==> job 4768: inputs <==
Design system_bus, start of the top module:
module system_bus
	#(parameter DATA_WIDTH = 8, 
	parameter ADDR_WIDTH = 14, 
	parameter NO_OF_MASTER = 4, 
	parameter NO_OF_SLAVE = 8,
	parameter [NO_OF_SLAVE*ADDR_WIDTH-1:0] SLAVE_BASE_ADDR = {14'd10, 14'd20, 14'd30, 14'd40, 14'd50, 14'd60, 14'd70, 14'd80}, 
	parameter [NO_OF_SLAVE*ADDR_WIDTH-1:0] SLAVE_END_ADDR = {14'd19, 14'd29, 14'd39, 14'd49, 14'd59, 14'd69, 14'd79, 14'd89}
	) 
	(
	input clk,
	input reset_n,
	input [ADDR_WIDTH*NO_OF_MASTER-1:0]  addr_avm, 
	output [DATA_WIDTH*NO_OF_MASTER-1:0]  readdata_avm,
	input [DATA_WIDTH*NO_OF_MASTER-1:0]  writedata_avm, 
	input [NO_OF_MASTER-1:0]  readen_avm,
	input [NO_OF_MASTER-1:0]  writeen_avm,
	output [NO_OF_MASTER-1:0]  readvalid_avm,
	output [NO_OF_MASTER-1:0]  writevalid_avm,
	input [NO_OF_MASTER-1:0]  waitrequest_avm,
	input [4*NO_OF_MASTER-1:0]priority_no,
	output [ADDR_WIDTH*NO_OF_SLAVE-1:0]  addr_avs,
	input [DATA_WIDTH*NO_OF_SLAVE-1:0]  readdata_avs,
	output [DATA_WIDTH*NO_OF_SLAVE-1:0]  writedata_avs,
	output [NO_OF_SLAVE-1:0]  readen_avs,
	output [NO_OF_SLAVE-1:0]  writeen_avs,
	input [NO_OF_SLAVE-1:0]  readvalid_avs,
	input [NO_OF_SLAVE-1:0]  writevalid_avs,
	output reg [NO_OF_SLAVE-1:0]  waitrequest_avs
	);
	reg [NO_OF_MASTER-1:0] readen_avm_last, writeen_avm_last, readen_avm_reg, writeen_avm_reg;
	reg [NO_OF_MASTER-1:0]  readvalid_avm_reg, readvalid_avm_reg_out, writevalid_avm_reg_out;
	reg [DATA_WIDTH-1:0]  readdata_avm_reg [NO_OF_MASTER-1:0];
	reg [7:0] readvalid_avs_last, writevalid_avs_last;
	reg [DATA_WIDTH-1:0]  readdata_avs_reg [NO_OF_SLAVE-1:0];
	reg [NO_OF_SLAVE-1:0] readvalid_avs_reg;
	reg [NO_OF_SLAVE-1:0] writevalid_avs_reg;
	wire [NO_OF_SLAVE:0] readvalid_avs_reg_x = {1'b0, readvalid_avs_reg};
	wire [NO_OF_SLAVE:0] writevalid_avs_reg_x = {1'b0, writevalid_avs_reg};
	reg [ADDR_WIDTH-1:0] addr_avs_reg [NO_OF_SLAVE-1:0];
	reg [DATA_WIDTH-1:0]  writedata_avs_reg [NO_OF_SLAVE-1:0];
	reg [NO_OF_SLAVE-1:0]  readen_avs_reg, writeen_avs_reg, readen_avs_reg_out, writeen_avs_reg_out;
	wire [ADDR_WIDTH-1:0] addr_avm_wire [NO_OF_MASTER-1:0];
  ...
clock: 2.88 ns
lec_check: 0
cap_margin: 5
core_margin: 2
core_utilization: 72
cts_cluster_diameter: 345
cts_cluster_size: 49
place_density: 0.65
slew_margin: 20
run.sh (not shown) runs the stock make flow with config.mk's settings and CLKGATE_MAP_FILE=.
==> inputs of job 2880, as changes to job 4768 <==
--- a/flow/config.mk
+++ b/flow/config.mk
@@ -7,8 +7,10 @@
 export LEC_CHECK = 0
-export CAP_MARGIN = 5
+export ABC_AREA = 1
+export CAP_MARGIN = 20
 export CORE_MARGIN = 2
 export CORE_UTILIZATION = 72
-export CTS_CLUSTER_DIAMETER = 345
-export CTS_CLUSTER_SIZE = 49
-export PLACE_DENSITY = 0.65
+export CTS_CLUSTER_DIAMETER = 373
+export CTS_CLUSTER_SIZE = 96
+export PLACE_DENSITY = 0.6
 export SLEW_MARGIN = 20
+export TNS_END_PERCENT = 10
==> flow/constraint.sdc (replaced) <==
create_clock -name core_clock -period 3.38 [get_ports {clk}]
set_input_delay 0.6760 -clock core_clock [delete_from_list [all_inputs] [get_ports {clk}]]
set_output_delay 0.6760 -clock core_clock [all_outputs]
set_load 0.01 [all_outputs]
==> qor summary <==
Outcome: job 4768 did not finish; job 2880 did not finish
Failing step: job 4768 global routing (5_1_grt); job 2880 global routing (5_1_grt)
Xor/xnor share of the synthesized area: job 4768 2.94%; job 2880 2.41%
Post-synth area from yosys stat: job 4768 31900 µm²; job 2880 33900 µm²
Area of the core region: job 4768 43900 µm²; job 2880 46500 µm²
Synth mux share: job 4768 3.97%; job 2880 1.60%
Simple share: job 4768 25.0%; job 2880 26.3%
Horizontal die dimension: job 4768 214 µm; job 2880 221 µm
Floorplan core density: job 4768 72.6%; job 2880 72.9%
Synthesized-area fraction occupied by adder cells: job 4768 0.628%; job 2880 0.591%
Minimum setup slack after placement: job 4768 -1.29 ns; job 2880 -0.383 ns
Final Wtd Congestion: job 4768 1.20; job 2880 1.04
Die extent in y: job 4768 214 µm; job 2880 221 µm
Area of the die: job 4768 46000 µm²; job 2880 48800 µm²
Area share of the largest cell type after synthesis: job 4768 50.2%; job 2880 47.3%
Buffer count from post-CTS setup fixing: job 4768 36; job 2880 4
Resized Gates After CTS: job 4768 208; job 2880 26
Number of nets at floorplan: job 4768 3637; job 2880 4364
Half-perimeter wire length after placement: job 4768 79200 µm; job 2880 91900 µm
Synthesized instance count: job 4768 3423; job 2880 4150
Number of cell rows: job 4768 77; job 2880 79
